==> 03-24: inputs <==
## alu16_top
module alu16_top(clk, valA, valB, aluop, sub, lr, cc, result);
export LEC_CHECK = 0
export CAP_MARGIN = 40
export CORE_MARGIN = 2
export CORE_UTILIZATION = 70
export CTS_CLUSTER_DIAMETER = 246
export CTS_CLUSTER_SIZE = 17
export HOLD_SLACK_MARGIN = -0.08
export PLACE_DENSITY = 0.69
export SLEW_MARGIN = 20
create_clock -name core_clock -period 2.27 [get_ports {clk}]
run.sh (not shown) runs the stock make flow with config.mk's settings and CLKGATE_MAP_FILE=.
==> inputs of 07-12, as changes to 03-24 <==
- CAP_MARGIN: 40 -> 20
- CORE_UTILIZATION: 70 -> 40
- CTS_CLUSTER_DIAMETER: 246 -> not set
- CTS_CLUSTER_SIZE: 17 -> not set
- HOLD_SLACK_MARGIN: -0.08 -> not set
- MAX_ROUTING_LAYER: not set -> met4
- PLACE_DENSITY: 0.69 -> not set
- SETUP_SLACK_MARGIN: not set -> 0.6
==> flow/constraint.sdc (replaced) <==
create_clock -name core_clock -period 4.7 [get_ports {clk}]
set_input_delay 0.9400 -clock core_clock [delete_from_list [all_inputs] [get_ports {clk}]]
set_output_delay 0.9400 -clock core_clock [all_outputs]
set_load 0.01 [all_outputs]
==> inputs of 05-16, as changes to 03-24 <==
- ABC_AREA: not set -> 1
- CAP_MARGIN: 40 -> 10
- CORE_UTILIZATION: 70 -> 72
- CTS_CLUSTER_DIAMETER: 246 -> not set
- CTS_CLUSTER_SIZE: 17 -> not set
- HOLD_SLACK_MARGIN: -0.08 -> not set
- PLACE_DENSITY: 0.69 -> 0.4
- SETUP_SLACK_MARGIN: not set -> 0.11
==> flow/constraint.sdc (replaced) <==
create_clock -name core_clock -period 3.78 [get_ports {clk}]
set_input_delay 0.7560 -clock core_clock [delete_from_list [all_inputs] [get_ports {clk}]]
set_output_delay 0.7560 -clock core_clock [all_outputs]
set_load 0.01 [all_outputs]
==> qor.txt <==
Die X-Extent -> 134 µm
Largest cells by area -> dfxtp_1 (17%), ha_1 (12%), mux2i_1 (6.3%), a21oi_1 (5.0%), mux4_2 (4.4%)
Placer Congestion -> 1.04
Synth unique cells -> 84
Status -> timing/DRC/antenna clean
Synth Area in Compound Gates -> 29.3%
Cell Area, Synth -> 0.00672 mm²
Top cells by count -> a21oi_1 (67), ha_1 (64), nor2_1 (64)
Core area -> 0.0165 mm²
Area reported by Yosys stat -> 0.00672 mm²
Die H -> 134 µm
Floorplan net count -> 957
Simple-gate area share of the yosys netlist -> 16.6%
Chip area -> 0.0179 mm²
Core Rows -> 47
Syn avg cell area -> 7.87 µm²
Source of the figures above: 07-12

==> qor.txt <==
Largest cells by area -> dfxtp_1 (17%), ha_1 (12%), mux2i_1 (6.3%), a21oi_1 (5.0%), mux4_2 (4.4%)
Synth unique cells -> 84
Top cells by count -> a21oi_1 (67), ha_1 (64), nor2_1 (64)
Die H -> 102 µm
Die X-Extent -> 102 µm
Floorplan net count -> 957
Syn avg cell area -> 7.87 µm²
Cell Area, Synth -> 0.00672 mm²
Core area -> 0.00928 mm²
Tool Error -> [ERROR DPL-0038] Utilization greater than 100%, impossible to legalize
Synth Area in Compound Gates -> 29.3%
Core Rows -> 35
Failing step -> detailed placement (3_5_place_dp)
Simple-gate area share of the yosys netlist -> 16.6%
Area reported by Yosys stat -> 0.00672 mm²
Status -> aborted with a tool error
Source of the figures above: 03-24

==> qor.txt <==
Synth Area in Compound Gates -> 12.1%
Largest cells by area -> nand2_1 (19%), dfxtp_1 (19%), ha_1 (13%), nand3_1 (9.9%), inv_1 (6.6%)
Cell Area, Synth -> 0.00601 mm²
Core area -> 0.00813 mm²
Area reported by Yosys stat -> 0.00601 mm²
Die X-Extent -> 95.4 µm
Chip area -> 0.00910 mm²
Die H -> 95.4 µm
Placer Congestion -> 1.13
Status -> timing/DRC/antenna clean
Synth unique cells -> 41
Syn avg cell area -> 6.16 µm²
Source of the figures above: 05-16


* * *

==> inputs of job 472 <==
alu16_top again, from the RTL that the note above started with.
==> flow/design.v (excerpt) <==
module alu16_top(clk, valA, valB, aluop, sub, lr, cc, result);
export LEC_CHECK = 0
export CAP_MARGIN = 15
export CELL_PAD_IN_SITES_DETAIL_PLACEMENT = 2
export CORE_MARGIN = 2
export CORE_UTILIZATION = 40
export GPL_TIMING_DRIVEN = 1
export HOLD_SLACK_MARGIN = 0.12
export MAX_ROUTING_LAYER = met4
export MIN_ROUTING_LAYER = met2
export PLACE_DENSITY_LB_ADDON = 0.27
export SLEW_MARGIN = 20
create_clock -name core_clock -period 3.1 [get_ports {clk}]
==> inputs of job 925, as changes to job 472 <==
- ABC_AREA: default -> 1
- CAP_MARGIN: 15 -> 20
- CELL_PAD_IN_SITES_DETAIL_PLACEMENT: 2 -> default
- CORE_UTILIZATION: 40 -> 72
- CTS_CLUSTER_DIAMETER: default -> 392
- CTS_CLUSTER_SIZE: default -> 100
- GPL_TIMING_DRIVEN: 1 -> default
- HOLD_SLACK_MARGIN: 0.12 -> default
- MAX_ROUTING_LAYER: met4 -> default
- MIN_ROUTING_LAYER: met2 -> default
- PLACE_DENSITY_LB_ADDON: 0.27 -> default
==> flow/constraint.sdc (replaced) <==
create_clock -name core_clock -period 2.22 [get_ports {clk}]
set_input_delay 0.4440 -clock core_clock [delete_from_list [all_inputs] [get_ports {clk}]]
set_output_delay 0.4440 -clock core_clock [all_outputs]
set_load 0.01 [all_outputs]
==> inputs of job 7115, as changes to job 472 <==
- ABC_AREA: default -> 0
- CAP_MARGIN: 15 -> 20
- CELL_PAD_IN_SITES_DETAIL_PLACEMENT: 2 -> default
- CORE_ASPECT_RATIO: default -> 1.17
- GPL_ROUTABILITY_DRIVEN: default -> 0
- GPL_TIMING_DRIVEN: 1 -> default
- HOLD_SLACK_MARGIN: 0.12 -> default
- MAX_ROUTING_LAYER: met4 -> default
- MIN_ROUTING_LAYER: met2 -> met1
- PLACE_DENSITY_LB_ADDON: 0.27 -> default
- SETUP_SLACK_MARGIN: default -> -0.62
==> flow/constraint.sdc (replaced) <==
create_clock -name core_clock -period 6.38 [get_ports {clk}]
set_input_delay 1.2760 -clock core_clock [delete_from_list [all_inputs] [get_ports {clk}]]
set_output_delay 1.2760 -clock core_clock [all_outputs]
set_load 0.01 [all_outputs]
==> comparison table <==
| metric | job 472 | job 925 | job 7115 |
|---|---|---|---|
| Run status | stopped before the end | stopped before the end | finished clean |
| Last stage reached | 3_5_place_dp | 3_5_place_dp | - |
| Standard cell core area | 16,520 µm² | 8134 µm² | 16,530 µm² |
| Post-synthesis share of cell area spent on and, or, nand and nor gates | 16.61% | 42.40% | 16.61% |
| Chip area from the yosys synthesis statistics | 6720 µm² | 6011 µm² | 6720 µm² |
| Adders+Majority by Area | 11.92% | 13.32% | 11.92% |
| Number of instances in the synthesized netlist | 854 | 975 | 854 |
| Final weighted congestion of routability-driven global placement | 1.132 | 1.157 | - |
| Chip height | 133.6 µm | 95.37 µm | 144.2 µm |
| XOR/XNOR share of the synthesized area | 3.649% | 2.331% | 3.649% |
| Die outline area | 17,850 µm² | 9095 µm² | 17,860 µm² |
| Area fraction in compound gates | 29.32% | 12.05% | 29.32% |
| Site row count | 47 | 33 | 51 |
| Number of cells in the yosys synthesis report | 854 | 975 | 854 |
| Synthesized net count | 957 | 1,078 | 957 |
| Netlist area before placement | 6720 µm² | 6011 µm² | 6720 µm² |
| Die X | 133.6 µm | 95.37 µm | 123.8 µm |
| Dominant cell by count in the synthesized netlist | sky130_fd_sc_hd__a21oi_1 | sky130_fd_sc_hd__nand2_1 | sky130_fd_sc_hd__a21oi_1 |
| Seq share, synth | 16.98% | 18.98% | 16.98% |
| Pre-placement core utilization | 40.67% | 73.90% | 40.66% |
| Cell variety after synth | 84 | 41 | 84 |
| Area leader, netlist | sky130_fd_sc_hd__dfxtp_1 | sky130_fd_sc_hd__nand2_1 | sky130_fd_sc_hd__dfxtp_1 |
| Syn_area_per_cell | 7.869 µm² | 6.165 µm² | 7.869 µm² |
| Area fraction in mux cells | 11.95% | 0% | 11.95% |
| Top cell type's share of synthesized area | 16.98% | 19.17% | 16.98% |
| Number of input and output port buffers inserted | 58 | 58 | 58 |
